// fifo
module fifo(input wire clk,reset,wr,rd, input wire[15:0] d_in, output wire full,empty, output wire[15:0] d_out);
Size: roughly 1400 cells after synthesis, roughly 280 flip-flops, ~38 I/O pins, ~12000 um^2 of cells after synthesis.
Settings: LEC_CHECK=0, CAP_MARGIN=20, CELL_PAD_IN_SITES_DETAIL_PLACEMENT=1, CORE_MARGIN=9, CORE_UTILIZATION=40, MIN_ROUTING_LAYER=met2, PLACE_DENSITY_LB_ADDON=0.05, SLEW_MARGIN=20; clock period 5.0 ns.
run.sh (not shown) runs the stock make flow with config.mk's settings and CLKGATE_MAP_FILE=.
Next try:
- CELL_PAD_IN_SITES_DETAIL_PLACEMENT: 1 -> default
- CORE_MARGIN: 9 -> 2
- MIN_ROUTING_LAYER: met2 -> default
- PLACE_DENSITY: default -> 0.6
- PLACE_DENSITY_LB_ADDON: 0.05 -> default
=>
- routed wire length goes down by about 16%
- synthesized area stays the same
- global-route usage drops by 11 points
Next try:
- CORE_UTILIZATION: 40 -> 68
- CTS_CLUSTER_SIZE: default -> 31
- clock period: 5.0 -> 3.59 ns (I/O delays scaled with it)
The changed run completed with no timing, DRC or antenna violations.
Power rose by 35%.
Die size fell by 40%.
Via count rose by 3.8%.
Register-to-register slack degrades by 1.1 ns.
Wire length fell by 3.1%.
Hold slack barely changes.
Area after synthesis is unchanged.
Global-route usage rose by 13 points.
Cell area is about the same.
Next try:
- ABC_AREA: default -> 1
- CORE_UTILIZATION: 68 -> 70
- PLACE_DENSITY: 0.6 -> default
- SETUP_SLACK_MARGIN: default -> 0.74
- clock period: 3.59 -> 2.8 ns (I/O delays scaled with it)
Effect: This time the run aborted during clock tree synthesis; area after synthesis grows by about a fifth; die area came out higher by roughly a tenth; synthesized cell count rose by well over a third.
Next try:
- CORE_UTILIZATION: 70 -> 69
- CTS_CLUSTER_SIZE: 31 -> 32
- SETUP_SLACK_MARGIN: 0.74 -> -0.15
- clock period: 2.8 -> 2.74 ns (I/O delays scaled with it)
The changed run ended with an error in global routing (GRT-0228).
Die size grows by 1.4%.
Synthesized area does not change.
Synthesized cell count is unchanged.

========
Starting RTL as in the previous note.
## fifo
module fifo(input wire clk,reset,wr,rd, input wire[15:0] d_in, output wire full,empty, output wire[15:0] d_out);
Settings: LEC_CHECK=0, ABC_AREA=1, CAP_MARGIN=20, CORE_ASPECT_RATIO=1.36, CORE_MARGIN=2, CORE_UTILIZATION=72, CTS_CLUSTER_DIAMETER=37, CTS_CLUSTER_SIZE=10, HOLD_SLACK_MARGIN=0.3, PLACE_DENSITY=0.6, SETUP_SLACK_MARGIN=0.32, SLEW_MARGIN=40, TNS_END_PERCENT=10; clock period 2.49 ns.
The first run finished with setup timing left.
Then changed:
- ABC_AREA: 1 -> unset
- CORE_ASPECT_RATIO: 1.36 -> unset
- CORE_UTILIZATION: 72 -> 40
- CTS_CLUSTER_DIAMETER: 37 -> unset
- CTS_CLUSTER_SIZE: 10 -> unset
- HOLD_SLACK_MARGIN: 0.3 -> unset
- SETUP_SLACK_MARGIN: 0.32 -> unset
- SLEW_MARGIN: 40 -> 20
- TNS_END_PERCENT: 10 -> unset
- clock period: 2.49 -> 4.49 ns (I/O delays scaled with it)
What happened:
- With this change the flow ran to the end with no violations
- final cell count decreases by 25%
- area after synthesis decreases by 12%
- via count decreases by 35%
- total power decreases by 58%
Then changed:
- CORE_UTILIZATION: 40 -> 69
- CTS_CLUSTER_SIZE: unset -> 32
- PLACE_DENSITY: 0.6 -> unset
- clock period: 4.49 -> 2.79 ns (I/O delays scaled with it)
Now the flow reached the layout checks and failed them: setup timing.
Worst setup slack got worse by 0.67 ns.
Count of clock-buffer cells in the layout rose by 4.
Global-route usage went up by 15 points.
Worst hold slack is worse by 0.053 ns.
Area after synthesis does not change.
Then changed:
- CORE_UTILIZATION: 69 -> 70
- CTS_CLUSTER_SIZE: 32 -> 31
- PLACE_DENSITY: unset -> 0.6
- clock period: 2.79 -> 3.59 ns (I/O delays scaled with it)
Outcome:
- Now the flow went through all stages and came out clean
- power shrinks by a quarter to a third
- routed wire length decreases by roughly a tenth
- synthesized area stays the same
- final area falls by a little under a tenth
- worst hold slack improves by 0.051 ns
- core utilization drops by 5.4 points
- via count came out lower by a few percent
- register-to-register slack is better by 0.63 ns
- setup slack gains 0.55 ns
- sequential cell count does not change
- non-clock buffer count falls by 35

========
fifo again, from the RTL that the note above started with.
==> flow/config.mk <==
export PLATFORM = sky130hd
export DESIGN_NAME = fifo
export DESIGN_NICKNAME = fifo
export VERILOG_FILES = /design/flow/design.v
export SDC_FILE = /design/flow/constraint.sdc
export NUM_CORES = 4
export LEC_CHECK = 0
export ABC_AREA = 1
export CAP_MARGIN = 25
export CELL_PAD_IN_SITES_DETAIL_PLACEMENT = 0
export CORE_MARGIN = 4
export CORE_UTILIZATION = 40
export CTS_CLUSTER_SIZE = 44
export GPL_TIMING_DRIVEN = 1
export MAX_ROUTING_LAYER = met5
export PLACE_DENSITY = 0.6
export SLEW_MARGIN = 35
export TNS_END_PERCENT = 60
==> flow/constraint.sdc <==
create_clock -name core_clock -period 5.0 [get_ports {clk}]
set_input_delay 1.0000 -clock core_clock [delete_from_list [all_inputs] [get_ports {clk}]]
set_output_delay 1.0000 -clock core_clock [all_outputs]
set_load 0.01 [all_outputs]
The first run went through all stages and came out clean.
Next try:
- ABC_AREA: 1 -> default
- CAP_MARGIN: 25 -> 20
- CELL_PAD_IN_SITES_DETAIL_PLACEMENT: 0 -> default
- CORE_MARGIN: 4 -> 2
- CORE_UTILIZATION: 40 -> 72
- CTS_CLUSTER_SIZE: 44 -> 31
- GPL_TIMING_DRIVEN: 1 -> default
- MAX_ROUTING_LAYER: met5 -> default
- SLEW_MARGIN: 35 -> 20
- TNS_END_PERCENT: 60 -> default
- clock period: 5.0 -> 3.59 ns (I/O delays scaled with it)
Effect: Design area goes down by 12%; hold slack gets worse by 27 ps; first-iteration DRC count goes down by 33%; core utilization is higher by 36 points; worst setup slack got worse by 620 ps; count of clock-buffer cells in the layout drops by 7.
Next try:
- CORE_UTILIZATION: 72 -> 60
- CTS_CLUSTER_SIZE: 31 -> default
- clock period: 3.59 -> 4.49 ns (I/O delays scaled with it)
=>
- sequential share of layout area is about the same
- critical path depth came out lower by 2
- global-route usage came out lower by 5.3 points
- combinational power came out lower by 25%
- register-to-register slack is better by 540 ps
- clock skew stays flat
- setup slack is better by 97 ps
- total power came out lower by 14%
Next try:
- ABC_AREA: default -> 1
- CORE_UTILIZATION: 60 -> 68
- CTS_CLUSTER_DIAMETER: default -> 359
- clock period: 4.49 -> 2.52 ns (I/O delays scaled with it)
The changed run finished with setup timing left.
First-iteration DRC count is higher to 3.2 times its value.
Final cell count came out higher by 47%.
Non-clock buffer count grows by 119.
Next try:
- ABC_AREA: 1 -> default
- CAP_MARGIN: 20 -> 15
- CORE_UTILIZATION: 68 -> 72
- CTS_CLUSTER_DIAMETER: 359 -> default
- clock period: 2.52 -> 3.0 ns (I/O delays scaled with it)
=>
- The new run completed, yet does not pass: setup timing
- cell area fell by 20%
- hold slack gets worse by 23 ps
- routed wire length came out lower by 36%
- critical path depth is lower by 9
- final cell count drops by 32%
Next try:
- CAP_MARGIN: 15 -> 20
- CORE_UTILIZATION: 72 -> 70
- CTS_CLUSTER_SIZE: default -> 31
- PLACE_DENSITY: 0.6 -> default
- clock period: 3.0 -> 2.8 ns (I/O delays scaled with it)
What happened:
- The changed run reached the layout checks and failed them: setup timing
- die size rises by 2.8%
- worst setup slack is worse by 140 ps
- routed wire length came out higher by 11%
- total power went up by 12%
- combinational power increases by about 8%
- core utilization climbs by 0.25 points

========
Starting RTL as in the previous note.
clock: 2.81 ns
lec_check: 0
abc_area: 1
cap_margin: 20
cell_pad_in_sites_global_placement: 0
core_margin: 2
core_utilization: 72
cts_cluster_diameter: 363
cts_cluster_size: 22
place_density: 0.65
slew_margin: 40
tns_end_percent: 90
The starting point aborted during global routing (5_1_grt).
Edit:
- CAP_MARGIN: 20 -> 10
- HOLD_SLACK_MARGIN: not set -> 0.29
- SETUP_SLACK_MARGIN: not set -> -0.25
- clock period: 2.81 -> 2.83 ns (I/O delays scaled with it)
This time the run finished but failed the layout checks on negative setup slack.
Area after synthesis does not change.
Synthesized cell count does not change.
Die area does not change.
Edit:
- ABC_AREA: 1 -> not set
- CAP_MARGIN: 10 -> 15
- CELL_PAD_IN_SITES_GLOBAL_PLACEMENT: 0 -> not set
- CTS_CLUSTER_DIAMETER: 363 -> not set
- CTS_CLUSTER_SIZE: 22 -> 32
- PLACE_DENSITY: 0.65 -> not set
- PLACE_DENSITY_LB_ADDON: not set -> 0.28
- SETUP_SLACK_MARGIN: -0.25 -> -0.27
- SLEW_MARGIN: 40 -> 20
- TNS_END_PERCENT: 90 -> not set
- clock period: 2.83 -> 2.73 ns (I/O delays scaled with it)
Result: The new run ran to the end with violations: negative setup slack; setup slack got worse by 180 ps; die size goes down by 12%; power goes down by 0.88%; area after synthesis is lower by 12%.
Edit:
- CAP_MARGIN: 15 -> 20
- CORE_UTILIZATION: 72 -> 70
- CTS_CLUSTER_SIZE: 32 -> 25
- HOLD_SLACK_MARGIN: 0.29 -> not set
- PLACE_DENSITY: not set -> 0.6
- PLACE_DENSITY_LB_ADDON: 0.28 -> not set
- SETUP_SLACK_MARGIN: -0.27 -> not set
- clock period: 2.73 -> 3.46 ns (I/O delays scaled with it)
=> The new run produced a clean layout; global-route usage went down by 1.0 points; total power went down by about a fifth; first-iteration DRC count went down by roughly a tenth; final area went down by a few percent; setup slack gains 580 ps; count of clock-buffer cells in the layout went up by 3; die area went up by a few percent; non-clock buffer count went down by 16; hold slack barely changes.
Edit:
- CORE_UTILIZATION: 70 -> 72
- PLACE_DENSITY: 0.6 -> not set
- PLACE_DENSITY_LB_ADDON: not set -> 0.01
- SETUP_SLACK_MARGIN: not set -> 0.67
What happened:
- This time the run finished but fails on max-capacitance violations, max-slew violations, negative setup slack
- final area came out higher by about a fifth
- routed wire length came out higher by well over a third
- via count came out higher by a quarter to a third
- first-iteration DRC count came out higher to 2.6 times its value
- total power came out higher by a few percent
- sequential power is about the same
- maximum frequency came out lower by a few percent
- sequential share of layout area came out lower by 5.4 points
- cell count came out higher by a few percent
- flip-flop count stays the same
Edit:
- ABC_AREA: not set -> 1
- CORE_UTILIZATION: 72 -> 70
- CTS_CLUSTER_SIZE: 25 -> not set
- PLACE_DENSITY_LB_ADDON: 0.01 -> not set
- SETUP_SLACK_MARGIN: 0.67 -> not set
- clock period: 3.46 -> 2.8 ns (I/O delays scaled with it)
Outcome: With this change the flow died in global routing (5_1_grt); die size came out higher by 17%; area after synthesis increases by 14%; synthesized cell count is higher by 51%.

========
The RTL this note starts from:
==> flow/design.v <==
module invert (input wire i, output wire o);
   assign o = !i;
endmodule
module and2 (input wire i0, i1, output wire o);
  assign o = i0 & i1;
endmodule
module or2 (input wire i0, i1, output wire o);
  assign o = i0 | i1;
endmodule
module xor2 (input wire i0, i1, output wire o);
  assign o = i0 ^ i1;
endmodule
module and3 (input wire i0, i1, i2, output wire o);
   wire t;
   and2 and2_0 (i0, i1, t);
   and2 and2_1 (i2, t, o);
endmodule
module or3 (input wire i0, i1, i2, output wire o);
   wire t;
   or2 or2_0 (i0, i1, t);
   or2 or2_1 (i2, t, o);
endmodule
module xor3 (input wire i0, i1, i2, output wire o);
   wire t;
   xor2 xor2_0 (i0, i1, t);
   xor2 xor2_1 (i2, t, o);
endmodule
module and5(input wire i0, i1, i2, i3, i4, output wire o);
  wire t1;
  and3 a1(i0,i1,i2,t1);
  and3 a2(i3,i4,t1,o);
endmodule
module or5(input wire i0, i1, i2, i3, i4, output wire o);
  wire t1;
  or3 o1(i0,i1,i2,t1);
  or3 o2(i3,i4,t1,o);
endmodule
module mux2 (input wire i0, i1, j, output wire o);
  assign o = (j==0)?i0:i1;
endmodule
module mux4 (input wire [0:3] i, input wire j1, j0, output wire o);
  wire  t0, t1;
  mux2 mux2_0 (i[0], i[1], j0, t0);
  mux2 mux2_1 (i[2], i[3], j0, t1);
  mux2 mux2_2 (t0, t1, j1, o);
endmodule
module mux8 (input wire [0:7] i, input wire j2, j1, j0, output wire o);
  wire  t0, t1;
  mux4 mux4_0 (i[0:3], j1, j0, t0);
  mux4 mux4_1 (i[4:7], j1, j0, t1);
  mux2 mux2_0 (t0, t1, j2, o);
endmodule
module mux16 (input wire [0:15] i, input wire j3, j2, j1, j0, output wire o);
  wire  t0, t1;
  mux8 mux8_0 (i[0:7], j2, j1, j0, t0);
  mux8 mux8_1 (i[8:15], j2, j1, j0, t1);
  mux2 mux2_0 (t0, t1, j3, o);
endmodule
module demux2 (input wire i, j, output wire o0, o1);
  assign o0 = (j==0)?i:1'b0;
  assign o1 = (j==1)?i:1'b0;
endmodule
module demux4 (input wire i, input wire j1, j0, output wire [0:3] o);
  wire  t0, t1;
  demux2 demux2_0 (i, j1, t0, t1);
  demux2 demux2_1 (t0, j0, o[0], o[1]);
  demux2 demux2_2 (t1, j0, o[2], o[3]);
endmodule
module demux8 (input wire i, j2, j1, j0, output wire [0:7] o);
  wire  t0, t1;
  demux2 demux2_0 (i, j2, t0, t1);
  demux4 demux4_0 (t0, j1, j0, o[0:3]);
  demux4 demux4_1 (t1, j1, j0, o[4:7]);
endmodule
module demux16 (input wire i, j3, j2, j1, j0, output wire [0:15] o);
  wire  t0, t1;
  demux2 demux2_0 (i, j3, t0, t1);
  demux8 demux4_0 (t0, j2, j1, j0, o[0:7]);
  demux8 demux4_1 (t1, j2, j1, j0, o[8:15]);
endmodule
module df (input wire clk, in, output wire out);
  reg df_out;
  always@(posedge clk) df_out <= in;
  assign out = df_out;
endmodule
module dfr (input wire clk, reset, in, output wire out);
  wire reset_, df_in;
  invert invert_0 (reset, reset_);
  and2 and2_0 (in, reset_, df_in);
  df df_0 (clk, df_in, out);
endmodule
module dfr16 (input wire clk,reset, input wire [15:0] in, output wire [15:0] out);
  dfr d0(clk,reset, in[0], out[0]);
  dfr d1(clk,reset, in[1], out[1]);
  dfr d2(clk,reset, in[2], out[2]);
  dfr d3(clk,reset, in[3], out[3]);
  dfr d4(clk,reset, in[4], out[4]);
  dfr d5(clk,reset, in[5], out[5]);
  dfr d6(clk,reset, in[6], out[6]);
  dfr d7(clk,reset, in[7], out[7]);
  dfr d8(clk,reset, in[8], out[8]);
  dfr d9(clk,reset, in[9], out[9]);
  dfr d10(clk,reset, in[10], out[10]);
  dfr d11(clk,reset, in[11], out[11]);
  dfr d12(clk,reset, in[12], out[12]);
  dfr d13(clk,reset, in[13], out[13]);
  dfr d14(clk,reset, in[14], out[14]);
  dfr d15(clk,reset, in[15], out[15]);
endmodule
module dfrl (input wire clk, reset, load, in, output wire out);
  wire _in;
  mux2 mux2_0(out, in, load, _in);
  dfr dfr_1(clk, reset, _in, out);
endmodule
module ha(input wire i0, i1, output wire sum, cout);
  xor2 _i0(i0, i1, sum);
  and2 _i1(i0, i1, cout);
endmodule
module fa (input wire i0, i1, cin, output wire sum, cout);
   wire t0, t1, t2;
   xor3 _i0 (i0, i1, cin, sum);
   and2 _i1 (i0, i1, t0);
   and2 _i2 (i1, cin, t1);
   and2 _i3 (cin, i0, t2);
   or3 _i4 (t0, t1, t2, cout);
endmodule
module addsub (input wire addsub, i0, i1, cin, output wire sumdiff, cout);
  wire t;
  fa _i0 (i0, t, cin, sumdiff, cout);
  xor2 _i1 (i1, addsub, t);
endmodule
module bin_counter(input wire clk, reset, in, output wire[3:0] out);
    wire[3:0] t0,t1;
    dfrl d0(clk,reset,in,t0[0],out[0]);
    dfrl d1(clk,reset,in,t0[1],out[1]);
    dfrl d2(clk,reset,in,t0[2],out[2]);
    dfrl d3(clk,reset,in,t0[3],out[3]);
    ha h0(out[0],in,t0[0],t1[0]);
    ha h1(out[1],t1[0],t0[1],t1[1]);
    ha h2(out[2],t1[1],t0[2],t1[2]);
    ha h3(out[3],t1[2],t0[3],t1[3]);
endmodule
module reg_file_slice (input wire clk, reset, wr, rd, input wire [3:0] rd_addr, wr_addr, input wire d_in, output wire d_out);
	wire [0:15] t1,t2;
	wire t3;
	demux16 dm1(wr, wr_addr[3], wr_addr[2], wr_addr[1], wr_addr[0], t1);
	dfrl d0 (clk,reset,t1[0] ,d_in,t2[0]);
	dfrl d1 (clk,reset,t1[1] ,d_in,t2[1]);
	dfrl d2 (clk,reset,t1[2] ,d_in,t2[2]);
	dfrl d3 (clk,reset,t1[3] ,d_in,t2[3]);
	dfrl d4 (clk,reset,t1[4] ,d_in,t2[4]);
	dfrl d5 (clk,reset,t1[5] ,d_in,t2[5]);
	dfrl d6 (clk,reset,t1[6] ,d_in,t2[6]);
	dfrl d7 (clk,reset,t1[7] ,d_in,t2[7]);
	dfrl d8 (clk,reset,t1[8] ,d_in,t2[8]);
	dfrl d9 (clk,reset,t1[9] ,d_in,t2[9]);
	dfrl d10(clk,reset,t1[10],d_in,t2[10]);
	dfrl d11(clk,reset,t1[11],d_in,t2[11]);
	dfrl d12(clk,reset,t1[12],d_in,t2[12]);
	dfrl d13(clk,reset,t1[13],d_in,t2[13]);
	dfrl d14(clk,reset,t1[14],d_in,t2[14]);
    dfrl d15(clk,reset,t1[15],d_in,t2[15]);
	mux16 m1(t2, rd_addr[3], rd_addr[2], rd_addr[1], rd_addr[0], t3);
	and2 a1(t3, rd, d_out);
endmodule
module full_empty(input wire[3:0] front,rear, output wire full, empty);
	wire [3:0] t,out;
	wire t1,t2;
	addsub as1(1, front[0], rear[0], 1, out[0], t[0]);
	addsub as2(1, front[1], rear[1], t[0], out[1], t[1]);
	addsub as3(1, front[2], rear[2], t[1], out[2], t[2]);
	addsub as4(1, front[3], rear[3], t[2], out[3], t[3]);
	invert i1(t[3],t1);
	and5 a1(out[0],out[1],out[2],out[3],1'b1,full);
	or5 o1(out[0],out[1],out[2],out[3],t1,t2);
	invert i2(t2,empty);
endmodule
module memory(input wire clk, reset, wr, rd, input wire[3:0] wr_addr, rd_addr, input wire[15:0] d_in, output wire[15:0] d_out);
	reg_file_slice r0 (clk,reset,wr,rd,rd_addr,wr_addr,d_in[0], d_out[0]);
	reg_file_slice r1 (clk,reset,wr,rd,rd_addr,wr_addr,d_in[1], d_out[1]);
	reg_file_slice r2 (clk,reset,wr,rd,rd_addr,wr_addr,d_in[2], d_out[2]);
	reg_file_slice r3 (clk,reset,wr,rd,rd_addr,wr_addr,d_in[3], d_out[3]);
	reg_file_slice r4 (clk,reset,wr,rd,rd_addr,wr_addr,d_in[4], d_out[4]);
	reg_file_slice r5 (clk,reset,wr,rd,rd_addr,wr_addr,d_in[5], d_out[5]);
	reg_file_slice r6 (clk,reset,wr,rd,rd_addr,wr_addr,d_in[6], d_out[6]);
	reg_file_slice r7 (clk,reset,wr,rd,rd_addr,wr_addr,d_in[7], d_out[7]);
	reg_file_slice r8 (clk,reset,wr,rd,rd_addr,wr_addr,d_in[8], d_out[8]);
	reg_file_slice r9 (clk,reset,wr,rd,rd_addr,wr_addr,d_in[9], d_out[9]);
	reg_file_slice r10(clk,reset,wr,rd,rd_addr,wr_addr,d_in[10],d_out[10]);
	reg_file_slice r11(clk,reset,wr,rd,rd_addr,wr_addr,d_in[11],d_out[11]);
	reg_file_slice r12(clk,reset,wr,rd,rd_addr,wr_addr,d_in[12],d_out[12]);
	reg_file_slice r13(clk,reset,wr,rd,rd_addr,wr_addr,d_in[13],d_out[13]);
	reg_file_slice r14(clk,reset,wr,rd,rd_addr,wr_addr,d_in[14],d_out[14]);
	reg_file_slice r15(clk,reset,wr,rd,rd_addr,wr_addr,d_in[15],d_out[15]);
endmodule
module fifo(input wire clk,reset,wr,rd, input wire[15:0] d_in, output wire full,empty, output wire[15:0] d_out);
	wire[3:0] front,rear;
	wire[15:0] t;
	wire front_inc,rear_inc,full_,empty_;
	full_empty f0(front,rear,full,empty);
	invert i0(full,full_);
	invert i1(empty,empty_);
	and2 a1(wr,full_,front_inc);
	bin_counter bc0(clk,reset,front_inc,front);
	and2 a2(rd,empty_,rear_inc);
	bin_counter bc1(clk,reset,rear_inc,rear);
	memory m0(clk, reset, front_inc, rear_inc, front, rear, d_in, t);
	dfr16 d0(clk, reset, t, d_out);
endmodule
clock: 5.0 ns
lec_check: 0
cap_margin: 20
cell_pad_in_sites_detail_placement: 1
core_aspect_ratio: 1.71
core_margin: 3
core_utilization: 24
gpl_routability_driven: 0
min_routing_layer: met2
place_density_lb_addon: 0.05
slew_margin: 20
Change:
- CORE_ASPECT_RATIO: 1.71 -> 0.5
- CORE_UTILIZATION: 24 -> 42
- GPL_ROUTABILITY_DRIVEN: 0 -> not set
Result: The changed run finished clean. Combinational power stays flat. Design area fell by about 5%. Die size fell by 42%. Via count fell by about 1.4%. Worst hold slack stays flat. Sequential share of layout area rose by 2.2 points. Cell count fell by about 15%. Routed wire length fell by about 20%. Global-route usage rose by 10 points.
Change:
- CAP_MARGIN: 20 -> 25
- CELL_PAD_IN_SITES_DETAIL_PLACEMENT: 1 -> 0
- CORE_ASPECT_RATIO: 0.5 -> not set
- CORE_MARGIN: 3 -> 2
- CORE_UTILIZATION: 42 -> 40
- GPL_TIMING_DRIVEN: not set -> 0
- MIN_ROUTING_LAYER: met2 -> not set
- PLACE_DENSITY: not set -> 0.6
- PLACE_DENSITY_LB_ADDON: 0.05 -> not set
- SLEW_MARGIN: 20 -> 35
- TNS_END_PERCENT: not set -> 60
After rerunning: The new run finished with timing, DRC and antenna clean. Cell area is higher by 4.2%. Non-clock buffer count is higher by 113. Flip-flop count is unchanged.
Change:
- ABC_AREA: not set -> 1
- CAP_MARGIN: 25 -> 20
- CELL_PAD_IN_SITES_DETAIL_PLACEMENT: 0 -> 1
- CORE_ASPECT_RATIO: not set -> 1.71
- CORE_MARGIN: 2 -> 3
- CORE_UTILIZATION: 40 -> 24
- CTS_CLUSTER_SIZE: not set -> 37
- GPL_ROUTABILITY_DRIVEN: not set -> 0
- GPL_TIMING_DRIVEN: 0 -> not set
- MIN_ROUTING_LAYER: not set -> met2
- PLACE_DENSITY: 0.6 -> not set
- PLACE_DENSITY_LB_ADDON: not set -> 0.05
- SLEW_MARGIN: 35 -> 20
Outcome:
- count of clock-buffer cells in the layout came out higher by 14
- total power came out higher by a quarter to a third
- via count came out higher by well over a third
- non-clock buffer count came out lower by 93
- core utilization came out lower by 19 points
- critical path depth stays the same
- final area came out higher by roughly a tenth
Power figures rest on the tool's default switching activity, not on a simulated workload.
